## uart_top
module uart_top #(
    parameter   OPERAND_WIDTH = 512,
    parameter   ADDER_WIDTH   = 128,
    parameter   NBYTES        = OPERAND_WIDTH / 8,  
    parameter   CLK_FREQ      = 125_000_000,
    parameter   BAUD_RATE     = 7_812_500    
  )  
  (
    input   wire   iClk, iRst,
    input   wire   iRx,
    output  wire   oTx
  );
For scale: about 13000 cells after synthesis, ~3200 flip-flops, ~0.12 mm2 of cells after synthesis.
==> flow/config.mk <==
export PLATFORM = sky130hd
export DESIGN_NAME = uart_top
export DESIGN_NICKNAME = uart_top
export VERILOG_FILES = /design/flow/design.v
export SDC_FILE = /design/flow/constraint.sdc
export NUM_CORES = 4
export LEC_CHECK = 0
export CAP_MARGIN = 40
export CORE_MARGIN = 2
export CORE_UTILIZATION = 72
export CTS_CLUSTER_DIAMETER = 395
export CTS_CLUSTER_SIZE = 14
export PLACE_DENSITY_LB_ADDON = 0.24
export SETUP_SLACK_MARGIN = 0.91
export SLEW_MARGIN = 20
==> flow/constraint.sdc <==
create_clock -name core_clock -period 3.08 [get_ports {iClk}]
set_input_delay 0.6160 -clock core_clock [delete_from_list [all_inputs] [get_ports {iClk}]]
set_output_delay 0.6160 -clock core_clock [all_outputs]
set_load 0.01 [all_outputs]
run.sh (not shown) runs the stock make flow with config.mk's settings and CLKGATE_MAP_FILE=.
The baseline completed, yet does not pass: setup timing.
Rerun with:
==> flow/config.mk (replaced) <==
export PLATFORM = sky130hd
export DESIGN_NAME = uart_top
export DESIGN_NICKNAME = uart_top
export VERILOG_FILES = /design/flow/design.v
export SDC_FILE = /design/flow/constraint.sdc
export NUM_CORES = 4
export LEC_CHECK = 0
export CAP_MARGIN = 20
export CORE_MARGIN = 2
export CORE_UTILIZATION = 72
export SLEW_MARGIN = 20
==> flow/constraint.sdc (replaced) <==
create_clock -name core_clock -period 4.06 [get_ports {iClk}]
set_input_delay 0.8120 -clock core_clock [delete_from_list [all_inputs] [get_ports {iClk}]]
set_output_delay 0.8120 -clock core_clock [all_outputs]
set_load 0.01 [all_outputs]
Now the flow ran to the end with no violations.
Sequential share of layout area grows by 1.1 points.
Non-clock buffer count came out lower by 447.
Area after synthesis stays the same.

========
## raven
uart_top again, from the RTL that the note above started with.
// uart_top
module uart_top #(
    parameter   OPERAND_WIDTH = 512,
    parameter   ADDER_WIDTH   = 128,
    parameter   NBYTES        = OPERAND_WIDTH / 8,  
    parameter   CLK_FREQ      = 125_000_000,
    parameter   BAUD_RATE     = 7_812_500    
  )  
  (
    input   wire   iClk, iRst,
    input   wire   iRx,
    output  wire   oTx
  );
clock: 4.94 ns
lec_check: 0
cap_margin: 20
core_margin: 2
core_utilization: 57
cts_cluster_diameter: 41
setup_slack_margin: 1.3
slew_margin: 20
tns_end_percent: 5
--- input diff raven..willow ---
- a change of CORE_UTILIZATION from 57 to 72
- a deleted CTS_CLUSTER_DIAMETER that had been 41
- a change of SETUP_SLACK_MARGIN from 1.3 to 0.78
- a deleted TNS_END_PERCENT that had been 5
- a change of the clock period (ns, I/O delays scaled along) from 4.94 to 3.31
Findings:
- The final-layout setup total negative slack of willow falls short of that of raven by 6.23 ns.
- Cmp willow and raven / detailed-route via count / lower: raven
- [flow] willow | stages: complete | final checks: fail | reason: setup timing
- willow vs raven — cell area climbed slightly
The following lists how harbor was set up differently from willow:
- SETUP_SLACK_MARGIN no longer set, was 0.78
- CORE_UTILIZATION now 26, was 72
- the clock period (ns, I/O delays scaled along) now 8.14, was 3.31
Findings:
willow completed end to end; final checks failed (setup timing). harbor completed end to end with timing, DRC and antenna clean. Of harbor and willow, the run reporting the lower standard cell core area was willow. Compared with willow, in harbor power share of the combinational group decreased 0.6 points, utilization decreased 54 points, data arrival time of the worst path increased 0.55 ns, number of cells in the finished layout apart from fillers increased about 20%. Going from willow to harbor, count of clock-net buffers in the final layout grows by 44.
--- input diff harbor..maple ---
- CORE_UTILIZATION: 26 -> 66
- the clock period (ns, I/O delays scaled along): 8.14 -> 6.94
==> comparison <==
maple ended up with a higher arrival time at the worst endpoint than harbor did.
Delta (maple minus harbor): count of clock-buffer cells in the layout saw a decrease, final design utilization has increased.
Of the two values seen for slowest cell on the critical path, nor4_1 was produced by maple and a211oi_1 by harbor.
diff inputs: maple => onyx
- a change of CORE_UTILIZATION from 66 to 40
- a change of the clock period (ns, I/O delays scaled along) from 6.94 to 4.2
## What came out
| worst hold margin | onyx vs maple | worse |. Relative to maple, setup slack has gone down in onyx. Diff maple -> onyx | non-clock buffer count | up by more than 100%. Status: wire length after detailed routing parity (maple, onyx). A worst setup path startpoint of MP_ADDER_INST.regB_Q[86] is what maple shows, while MP_ADDER_INST.regB_Q[16] belongs to onyx. The total power of onyx was inferior to that of maple. Re total net switching power: maple was lower than onyx.
What fjord does differently from onyx at the input level:
- TNS_END_PERCENT newly set to 5
- CTS_CLUSTER_DIAMETER newly set to 117
- CORE_UTILIZATION changed from 40 to 72
- the clock period (ns, I/O delays scaled along) changed from 4.2 to 2.33
==> comparison <==
The tap cell count in fjord sits 44% below the value recorded for onyx.
No crash in fjord: every stage finished, but the layout fails its final checks due to setup timing.
Diff onyx -> fjord: part of the power in registers shows an increase of 0.6 points; total via count after detailed routing went up.
Summary — hold path depth, fjord relative to onyx: higher, by 1.
fjord vs onyx, wire length went up by 11%.
On area occupied by registers, onyx and fjord are basically level.
Compared with onyx, fjord shows a initial antenna violation count that is 39% higher.

========
Setup of v16:
uart_top again, from the RTL that the note above started with.
Design uart_top, start of the top module:
module uart_top #(
    parameter   OPERAND_WIDTH = 512,
    parameter   ADDER_WIDTH   = 128,
    parameter   NBYTES        = OPERAND_WIDTH / 8,  
    parameter   CLK_FREQ      = 125_000_000,
    parameter   BAUD_RATE     = 7_812_500    
  )  
  (
    input   wire   iClk, iRst,
    input   wire   iRx,
    output  wire   oTx
  );
make LEC_CHECK=0 ABC_AREA=0 CAP_MARGIN=15 CORE_MARGIN=7 CORE_UTILIZATION=40 GPL_ROUTABILITY_DRIVEN=0 SETUP_SLACK_MARGIN=1.4 SLEW_MARGIN=5 TNS_END_PERCENT=70 finish   # period 5.7 ns
Edits applied to the flow inputs when going from v16 to v34:
==> flow/config.mk <==
export PLATFORM = sky130hd
export DESIGN_NAME = uart_top
export DESIGN_NICKNAME = uart_top
export VERILOG_FILES = /design/flow/design.v
export SDC_FILE = /design/flow/constraint.sdc
export NUM_CORES = 4
export LEC_CHECK = 0
export CAP_MARGIN = 15
export CORE_MARGIN = 2
export CORE_UTILIZATION = 72
export CTS_CLUSTER_DIAMETER = 397
export SETUP_SLACK_MARGIN = -0.27
export SLEW_MARGIN = 20
==> flow/constraint.sdc <==
create_clock -name core_clock -period 3.0 [get_ports {iClk}]
set_input_delay 0.6000 -clock core_clock [delete_from_list [all_inputs] [get_ports {iClk}]]
set_output_delay 0.6000 -clock core_clock [all_outputs]
set_load 0.01 [all_outputs]
[summary]
- v34 finished every stage; the final checks, however, were not passed, the failures being negative setup slack.
- Comparing v16 and v34, number of well-tap cells placed is lower on v34.
- The endpoint of the most critical setup path comes out MP_ADDER_INST.regResult[501] in one run and MP_ADDER_INST.regResult[500] in the other, namely in v16 and v34 respectively.
- When the final numbers for v16 and v34 were put side by side, the minimum clock period turned out to be smaller in v34.
- Against v16, power consumption in v34 rose by more than half.
- Comparing via count of the first global-routing pass for v16 and v34, the smaller number came from v16.
- v34 against v16: non-clock inverter count in the final layout did not really move, vertical die dimension now smaller.
The inputs of v57 differ from those of v34 as listed below.
diff --git a/flow/config.mk b/flow/config.mk
--- a/flow/config.mk
+++ b/flow/config.mk
@@ -7,7 +7,5 @@
 export LEC_CHECK = 0
-export CAP_MARGIN = 15
+export CAP_MARGIN = 20
 export CORE_MARGIN = 2
-export CORE_UTILIZATION = 72
-export CTS_CLUSTER_DIAMETER = 397
-export SETUP_SLACK_MARGIN = -0.27
+export CORE_UTILIZATION = 46
 export SLEW_MARGIN = 20
==> flow/constraint.sdc <==
create_clock -name core_clock -period 4.2 [get_ports {iClk}]
set_input_delay 0.8400 -clock core_clock [delete_from_list [all_inputs] [get_ports {iClk}]]
set_output_delay 0.8400 -clock core_clock [all_outputs]
set_load 0.01 [all_outputs]
## What came out
The final layout from v57, which completed every stage, passed the timing, design-rule and antenna checks at the end of the flow. The chip area reported for v57 is greater than that of v34 by about 56%. v34 → v57: sequential share of layout area moved up; data arrival time of the worst path +0.37 ns; starting density of the core went down 26 points; met3 track demand over resource in global routing dropped 3.2 points; final cell count went up by about 5.4%. Of the two candidates, v34 has the worse via count and v57 the better one. v57 — switching component of the power about 25% lower, v34 as reference. Of the two values seen for critical path's slowest cell, sky130_fd_sc_hd__fa_2 was produced by v34 and sky130_fd_sc_hd__nor4_1 by v57.
## Diff of input files: v13 against v57
diff --git a/flow/config.mk b/flow/config.mk
--- a/flow/config.mk
+++ b/flow/config.mk
@@ -9,3 +9,4 @@
 export CORE_MARGIN = 2
-export CORE_UTILIZATION = 46
+export CORE_UTILIZATION = 70
+export SETUP_SLACK_MARGIN = 0.89
 export SLEW_MARGIN = 20
==> flow/constraint.sdc <==
create_clock -name core_clock -period 3.55 [get_ports {iClk}]
set_input_delay 0.7100 -clock core_clock [delete_from_list [all_inputs] [get_ports {iClk}]]
set_output_delay 0.7100 -clock core_clock [all_outputs]
set_load 0.01 [all_outputs]
[summary]
- v57 and v13: one clean run, v57; the rest did not finish clean.
- Finished, but not clean: v13, with negative setup slack.
- | count of clock-buffer cells in the layout | higher: v57 |
- From v57 to v13 the numbers moved as follows: share of cell area taken by multi-input logic gates moved up, portion of the layout cell area used by non-clock buffers moved up.
- Compared to v57, v13 has setup slack after layout 0.24 ns lower.
- Area of all placed cells without fillers on v13 is behind v57.
- v57 reports its timing endpoint of the critical path as MP_ADDER_INST.regResult[501] while v13 reports MP_ADDER_INST.regResult[500].
- v57 ended up with MP_ADDER_INST.regB_Q[60] as its timing startpoint of the critical path; v13 ended up with MP_ADDER_INST.regA_Q[21].
- v13 against v57: fraction of power spent switching nets fell 0.29 points, total power per unit cell area rose 59 nW/um^2.

========
Starting RTL as in the previous note.
Design uart_top, start of the top module:
module uart_top #(
    parameter   OPERAND_WIDTH = 512,
    parameter   ADDER_WIDTH   = 128,
    parameter   NBYTES        = OPERAND_WIDTH / 8,  
    parameter   CLK_FREQ      = 125_000_000,
    parameter   BAUD_RATE     = 7_812_500    
  )  
  (
    input   wire   iClk, iRst,
    input   wire   iRx,
    output  wire   oTx
  );
Settings: LEC_CHECK=0, ABC_AREA=0, CAP_MARGIN=20, CELL_PAD_IN_SITES_DETAIL_PLACEMENT=2, CORE_ASPECT_RATIO=1.47, CORE_MARGIN=5, CORE_UTILIZATION=38, HOLD_SLACK_MARGIN=0.18, MAX_ROUTING_LAYER=met4, MIN_ROUTING_LAYER=met1, PLACE_DENSITY_LB_ADDON=0.11, SETUP_SLACK_MARGIN=0.37, SLEW_MARGIN=20, TNS_END_PERCENT=50; clock period 4.17 ns.
The baseline completed with no timing, DRC or antenna violations.
Change:
--- a/flow/config.mk
+++ b/flow/config.mk
@@ -9,6 +9,7 @@
 export CAP_MARGIN = 20
-export CELL_PAD_IN_SITES_DETAIL_PLACEMENT = 2
+export CELL_PAD_IN_SITES_DETAIL_PLACEMENT = 0
 export CORE_ASPECT_RATIO = 1.47
-export CORE_MARGIN = 5
-export CORE_UTILIZATION = 38
+export CORE_MARGIN = 2
+export CORE_UTILIZATION = 72
+export CTS_CLUSTER_SIZE = 100
 export HOLD_SLACK_MARGIN = 0.18
@@ -17,3 +18,3 @@
 export PLACE_DENSITY_LB_ADDON = 0.11
-export SETUP_SLACK_MARGIN = 0.37
+export SETUP_SLACK_MARGIN = 0.79
 export SLEW_MARGIN = 20
==> flow/constraint.sdc (replaced) <==
create_clock -name core_clock -period 3.29 [get_ports {iClk}]
set_input_delay 0.6580 -clock core_clock [delete_from_list [all_inputs] [get_ports {iClk}]]
set_output_delay 0.6580 -clock core_clock [all_outputs]
set_load 0.01 [all_outputs]
Outcome:
- The new run finished with setup timing left
- critical path depth drops by 2
- routed wire length drops by about a fifth
- area after synthesis does not change
- final area climbs slightly
- combinational power climbs by a quarter to a third
- register-to-register slack gets worse by 0.78 ns
- total power climbs by about a fifth
- sequential cell count stays the same
- synthesized cell count stays the same
- worst setup slack gets worse by 0.78 ns
Change:
==> flow/config.mk (replaced) <==
export PLATFORM = sky130hd
export DESIGN_NAME = uart_top
export DESIGN_NICKNAME = uart_top
export VERILOG_FILES = /design/flow/design.v
export SDC_FILE = /design/flow/constraint.sdc
export NUM_CORES = 4
export LEC_CHECK = 0
export CAP_MARGIN = 20
export CORE_MARGIN = 2
export CORE_UTILIZATION = 40
export SLEW_MARGIN = 20
==> flow/constraint.sdc (replaced) <==
create_clock -name core_clock -period 8.0 [get_ports {iClk}]
set_input_delay 1.6000 -clock core_clock [delete_from_list [all_inputs] [get_ports {iClk}]]
set_output_delay 1.6000 -clock core_clock [all_outputs]
set_load 0.01 [all_outputs]
Result: The changed run produced a clean layout; cell count grows by 8.1%; via count shrinks by 8.7%; maximum frequency falls by about 11%; clock-buffer cell count grows by 65; non-clock buffer count is lower by 560; combinational power goes down by 65%; flip-flop count is unchanged; die area went up by 79%; register-to-register slack is better by 4.3 ns; clock skew came out higher by 0.025 ns; clock power is lower by about 54%.

========
Starting RTL as in the previous note.
==> flow/config.mk <==
export PLATFORM = sky130hd
export DESIGN_NAME = uart_top
export DESIGN_NICKNAME = uart_top
export VERILOG_FILES = /design/flow/design.v
export SDC_FILE = /design/flow/constraint.sdc
export NUM_CORES = 4
export LEC_CHECK = 0
export CAP_MARGIN = 20
export CELL_PAD_IN_SITES_DETAIL_PLACEMENT = 2
export CORE_ASPECT_RATIO = 1.0
export CORE_MARGIN = 2
export CORE_UTILIZATION = 17
export CTS_CLUSTER_SIZE = 33
export PLACE_DENSITY_LB_ADDON = 0.21
export SLEW_MARGIN = 40
==> flow/constraint.sdc <==
create_clock -name core_clock -period 6.81 [get_ports {iClk}]
set_input_delay 1.3620 -clock core_clock [delete_from_list [all_inputs] [get_ports {iClk}]]
set_output_delay 1.3620 -clock core_clock [all_outputs]
set_load 0.01 [all_outputs]
==> next run, changes <==
==> flow/config.mk (replaced) <==
export PLATFORM = sky130hd
export DESIGN_NAME = uart_top
export DESIGN_NICKNAME = uart_top
export VERILOG_FILES = /design/flow/design.v
export SDC_FILE = /design/flow/constraint.sdc
export NUM_CORES = 4
export LEC_CHECK = 0
export CAP_MARGIN = 20
export CORE_MARGIN = 2
export CORE_UTILIZATION = 72
export CTS_CLUSTER_DIAMETER = 117
export SLEW_MARGIN = 20
==> flow/constraint.sdc (replaced) <==
create_clock -name core_clock -period 3.53 [get_ports {iClk}]
set_input_delay 0.7060 -clock core_clock [delete_from_list [all_inputs] [get_ports {iClk}]]
set_output_delay 0.7060 -clock core_clock [all_outputs]
set_load 0.01 [all_outputs]
The changed run completed and failed the layout checks on setup timing; worst setup slack is worse by 2500 ps; cell area falls by a few percent; sequential share of layout area rises by 2.6 points; non-clock buffer count grows by 373; routed wire length falls by about a fifth; cell count came out lower by a quarter to a third; synthesized area does not change; first-iteration DRC count came out higher to 2.9 times its value; global-route usage climbs by 28 points; count of clock-buffer cells in the layout is lower by 93.
==> next run, changes <==
--- a/flow/config.mk
+++ b/flow/config.mk
@@ -8,5 +8,5 @@
 export CAP_MARGIN = 20
 export CORE_MARGIN = 2
-export CORE_UTILIZATION = 72
-export CTS_CLUSTER_DIAMETER = 117
+export CORE_UTILIZATION = 68
+export SETUP_SLACK_MARGIN = 1.14
 export SLEW_MARGIN = 20
==> flow/constraint.sdc (replaced) <==
create_clock -name core_clock -period 4.02 [get_ports {iClk}]
set_input_delay 0.8040 -clock core_clock [delete_from_list [all_inputs] [get_ports {iClk}]]
set_output_delay 0.8040 -clock core_clock [all_outputs]
set_load 0.01 [all_outputs]
Now the flow went through all stages and came out clean; worst setup slack is better by 430 ps; sequential share of layout area fell by 0.17 points; first-iteration DRC count shrinks by about a fifth; final cell count hardly moves; via count drops by a few percent.
==> next run, changes <==
--- a/flow/config.mk
+++ b/flow/config.mk
@@ -8,5 +8,5 @@
 export CAP_MARGIN = 20
 export CORE_MARGIN = 2
-export CORE_UTILIZATION = 68
-export SETUP_SLACK_MARGIN = 1.14
+export CORE_UTILIZATION = 72
+export SETUP_SLACK_MARGIN = -0.27
 export SLEW_MARGIN = 20
==> flow/constraint.sdc (replaced) <==
create_clock -name core_clock -period 3.0 [get_ports {iClk}]
set_input_delay 0.6000 -clock core_clock [delete_from_list [all_inputs] [get_ports {iClk}]]
set_output_delay 0.6000 -clock core_clock [all_outputs]
set_load 0.01 [all_outputs]
Result:
- With this change the flow finished with setup timing left
- die size goes down by 5.5%
- global-route usage rose by 2.5 points
- cell count rose by 0.74%
- maximum frequency grows by 0.52%
- clock skew is lower by 10 ps
- setup slack gets worse by 1000 ps
- non-clock buffer count rises by 265
- first-iteration DRC count increases by 17%
- critical path depth is higher by 1
- final area stays flat
- sequential share of layout area is lower by 0.12 points
==> next run, changes <==
--- a/flow/config.mk
+++ b/flow/config.mk
@@ -6,7 +6,8 @@
 export NUM_CORES = 4
 export LEC_CHECK = 0
-export CAP_MARGIN = 20
+export CAP_MARGIN = 15
 export CORE_MARGIN = 2
 export CORE_UTILIZATION = 72
-export SETUP_SLACK_MARGIN = -0.27
+export CTS_CLUSTER_DIAMETER = 29
+export SETUP_SLACK_MARGIN = 0.78
 export SLEW_MARGIN = 20
=>
- This time the run ran to the end with violations: capacitance limit, slew limit, setup timing
- maximum frequency is about the same
- synthesized cell count stays the same
- worst setup slack is worse by 3.3 ps
- total power goes up by about 34%
- clock-buffer cell count goes up by 249
- routed wire length goes up by 35%
- design area goes up by about 10%
- global-route usage goes up by 8.3 points
==> next run, changes <==
--- a/flow/config.mk
+++ b/flow/config.mk
@@ -10,4 +10,5 @@
 export CORE_UTILIZATION = 72
 export CTS_CLUSTER_DIAMETER = 29
-export SETUP_SLACK_MARGIN = 0.78
+export HOLD_SLACK_MARGIN = 0.29
+export SETUP_SLACK_MARGIN = -0.27
 export SLEW_MARGIN = 20
The changed run completed and failed the layout checks on setup timing; worst setup slack gets worse by 54 ps; design area is lower by a few percent; die area is unchanged; count of clock-buffer cells in the layout grows by 13; register-to-register slack degrades by 50 ps; routed wire length came out lower by about a fifth; flip-flop count stays the same; critical path depth grows by 3; hold slack gains 240 ps.
No activity file was given, so power comes from the tool's default toggle rates.
